// triangle
module triangle(clk, reset, nt, xi, yi, busy, po, xo, yo);
input        clk, reset, nt;
input  [2:0] xi, yi;
output       busy, po;
output [2:0] xo, yo;
reg busy, po;
reg [4:0] state, next_state;  
reg [6:0] x_cor[0:2];         
reg [6:0] y_cor[0:2];         
reg [1:0] s0_count;           
reg s1_count;                 
reg s2_count;                 
reg s7_count;                 
reg [4:0] horiz;              
reg [3:0] out_count;          
reg signed [8:0] a[0:1];      
reg signed [8:0] b[0:1];      
reg signed [8:0] c[0:1];      
reg [3:0] ep, save_ep;        
reg signed [7:0] value;       
reg [1:0] o_idx;              
reg [2:0] xo, yo;             
reg loc;                      
reg [3:0] start;              
parameter s0=5'd0,s1=5'd1,s2=5'd2,s3=5'd3,s4=5'd4,s5=5'd5,s6=5'd6,s7=5'd7;
integer i,j;
always @(posedge clk or posedge reset)begin
    if(reset) state<=s0;
    else state<=next_state;
end
always @(*)begin
    case(state)
        s0:next_state=(s0_count==2'd3)?s1:s0;
        s1:next_state=(s1_count==1'b1)?s2:s1;
        s2:next_state=(out_count==y_cor[0]||out_count==y_cor[1]||out_count==y_cor[2])?s5:((s2_count==1'b1)?((value==8'd0)?s5:((value[7]==1'b0)?s3:s4)):s2);
        s3:next_state=(o_idx==2'd2)?s5:s2;
        s4:next_state=(o_idx==2'd1)?s5:s2;
        s5:next_state=(out_count==y_cor[0]||out_count==y_cor[2])?s6:((loc==1'b0)?((out_count==y_cor[1])?((start==x_cor[1])?s6:s5):((start==ep)?s6:s5)):((start==x_cor[0])?s6:s5));
        s6:next_state=(out_count==y_cor[2])?s7:s2;
        s7:next_state=(s7_count==1'b1)?s0:s7;
        default:next_state=s0;
    endcase
end
always @(posedge clk or posedge reset)begin
    if(reset) busy<=1'b0;
    else begin
  ...
Size in the first run: ~1,300 cells after synthesis, about 110 flip-flops, ~17 I/O pins, ~10,000 um^2 of cells after synthesis.
Settings: LEC_CHECK=0, ABC_AREA=1, CAP_MARGIN=0, CORE_MARGIN=2, CORE_UTILIZATION=72, CTS_CLUSTER_DIAMETER=357, CTS_CLUSTER_SIZE=15, PLACE_DENSITY_LB_ADDON=0.02, SETUP_SLACK_MARGIN=0.78, SLEW_MARGIN=30; clock period 2.75 ns.
run.sh (not shown) runs the stock make flow with config.mk's settings and CLKGATE_MAP_FILE=.
The baseline ended with an error in 5_1_grt, error DPL-0038.
==> next run, changes <==
--- a/flow/config.mk
+++ b/flow/config.mk
@@ -7,3 +7,2 @@
 export LEC_CHECK = 0
-export ABC_AREA = 1
 export CAP_MARGIN = 0
@@ -14,3 +13,3 @@
 export PLACE_DENSITY_LB_ADDON = 0.02
-export SETUP_SLACK_MARGIN = 0.78
+export SETUP_SLACK_MARGIN = -0.04
 export SLEW_MARGIN = 30
Outcome: This time the run ran to the end with violations: setup timing; die area is lower by a few percent; area after synthesis is lower by a few percent; synthesized cell count is lower by about a fifth.
==> next run, changes <==
==> flow/config.mk (replaced) <==
export PLATFORM = sky130hd
export DESIGN_NAME = triangle
export DESIGN_NICKNAME = triangle
export VERILOG_FILES = /design/flow/design.v
export SDC_FILE = /design/flow/constraint.sdc
export NUM_CORES = 4
export LEC_CHECK = 0
export CAP_MARGIN = 20
export CORE_MARGIN = 2
export CORE_UTILIZATION = 40
export SLEW_MARGIN = 20
==> flow/constraint.sdc (replaced) <==
create_clock -name core_clock -period 5.0 [get_ports {clk}]
set_input_delay 1.0000 -clock core_clock [delete_from_list [all_inputs] [get_ports {clk}]]
set_output_delay 1.0000 -clock core_clock [all_outputs]
set_load 0.01 [all_outputs]
Now the flow completed without violations.
Critical path depth does not change.
Total power is lower by 52%.
Final cell count is higher by 1.1%.
Global-route usage went down by 22 points.
Setup slack is better by 2.2 ns.
Synthesized cell count is unchanged.
==> next run, changes <==
--- a/flow/config.mk
+++ b/flow/config.mk
@@ -8,4 +8,13 @@
 export CAP_MARGIN = 20
-export CORE_MARGIN = 2
-export CORE_UTILIZATION = 40
-export SLEW_MARGIN = 20
+export CORE_ASPECT_RATIO = 1.02
+export CORE_MARGIN = 9
+export CORE_UTILIZATION = 64
+export CTS_CLUSTER_DIAMETER = 189
+export CTS_CLUSTER_SIZE = 49
+export GPL_ROUTABILITY_DRIVEN = 0
+export HOLD_SLACK_MARGIN = 0.11
+export MIN_ROUTING_LAYER = met1
+export PLACE_DENSITY = 0.61
+export SETUP_SLACK_MARGIN = 0.14
+export SLEW_MARGIN = 0
+export TNS_END_PERCENT = 90
Result:
- The new run ran to the end with no violations
- global-route usage rises by 5.4 points
- utilization goes up by 26 points
- cell area is lower by 1.7%
- final cell count drops by 10%
- maximum frequency goes up by 1.7%

Starting RTL as in the previous note.
Settings: LEC_CHECK=0, ABC_AREA=1, CAP_MARGIN=40, CORE_ASPECT_RATIO=0.92, CORE_MARGIN=2, CORE_UTILIZATION=72, CTS_CLUSTER_DIAMETER=50, CTS_CLUSTER_SIZE=64, MAX_ROUTING_LAYER=met4, PLACE_DENSITY_LB_ADDON=0.02, SETUP_SLACK_MARGIN=1.14, SLEW_MARGIN=0; clock period 4.34 ns.
The first run reached the layout checks and failed them: setup timing.
Rerun with:
- ABC_AREA: 1 -> unset
- CAP_MARGIN: 40 -> 20
- CORE_ASPECT_RATIO: 0.92 -> unset
- CTS_CLUSTER_DIAMETER: 50 -> unset
- CTS_CLUSTER_SIZE: 64 -> unset
- MAX_ROUTING_LAYER: met4 -> unset
- PLACE_DENSITY_LB_ADDON: 0.02 -> unset
- SETUP_SLACK_MARGIN: 1.14 -> unset
- SLEW_MARGIN: 0 -> 20
- clock period: 4.34 -> 5.44 ns (I/O delays scaled with it)
Effect: Now the flow finished with timing, DRC and antenna clean. Via count fell by 21%. Combinational power rose to 8.0 times its value. Count of clock-buffer cells in the layout rose by 2.
Rerun with:
- CORE_UTILIZATION: 72 -> 40
- clock period: 5.44 -> 4.74 ns (I/O delays scaled with it)
What happened: Combinational power increases by 12%; routed wire length stays flat; design area increases by 3.2%; power came out higher by 18%; hold slack improves by 0.0073 ns; core utilization fell by 34 points.
Rerun with:
- CORE_UTILIZATION: 40 -> 66
Total power stays flat.
Sequential power stays flat.
Setup slack got worse by 0.071 ns.
Rerun with:
- ABC_AREA: unset -> 1
- CORE_UTILIZATION: 66 -> 72
- CTS_CLUSTER_DIAMETER: unset -> 27
- PLACE_DENSITY: unset -> 0.36
- SETUP_SLACK_MARGIN: unset -> 0.94
- clock period: 4.74 -> 3.87 ns (I/O delays scaled with it)
=> Now the flow finished but fails on setup timing. Sequential power is higher by about 20%. Register-to-register slack gets worse by 0.93 ns. Area after synthesis is higher by 5.0%.
Power and IR drop assume default switching activity.
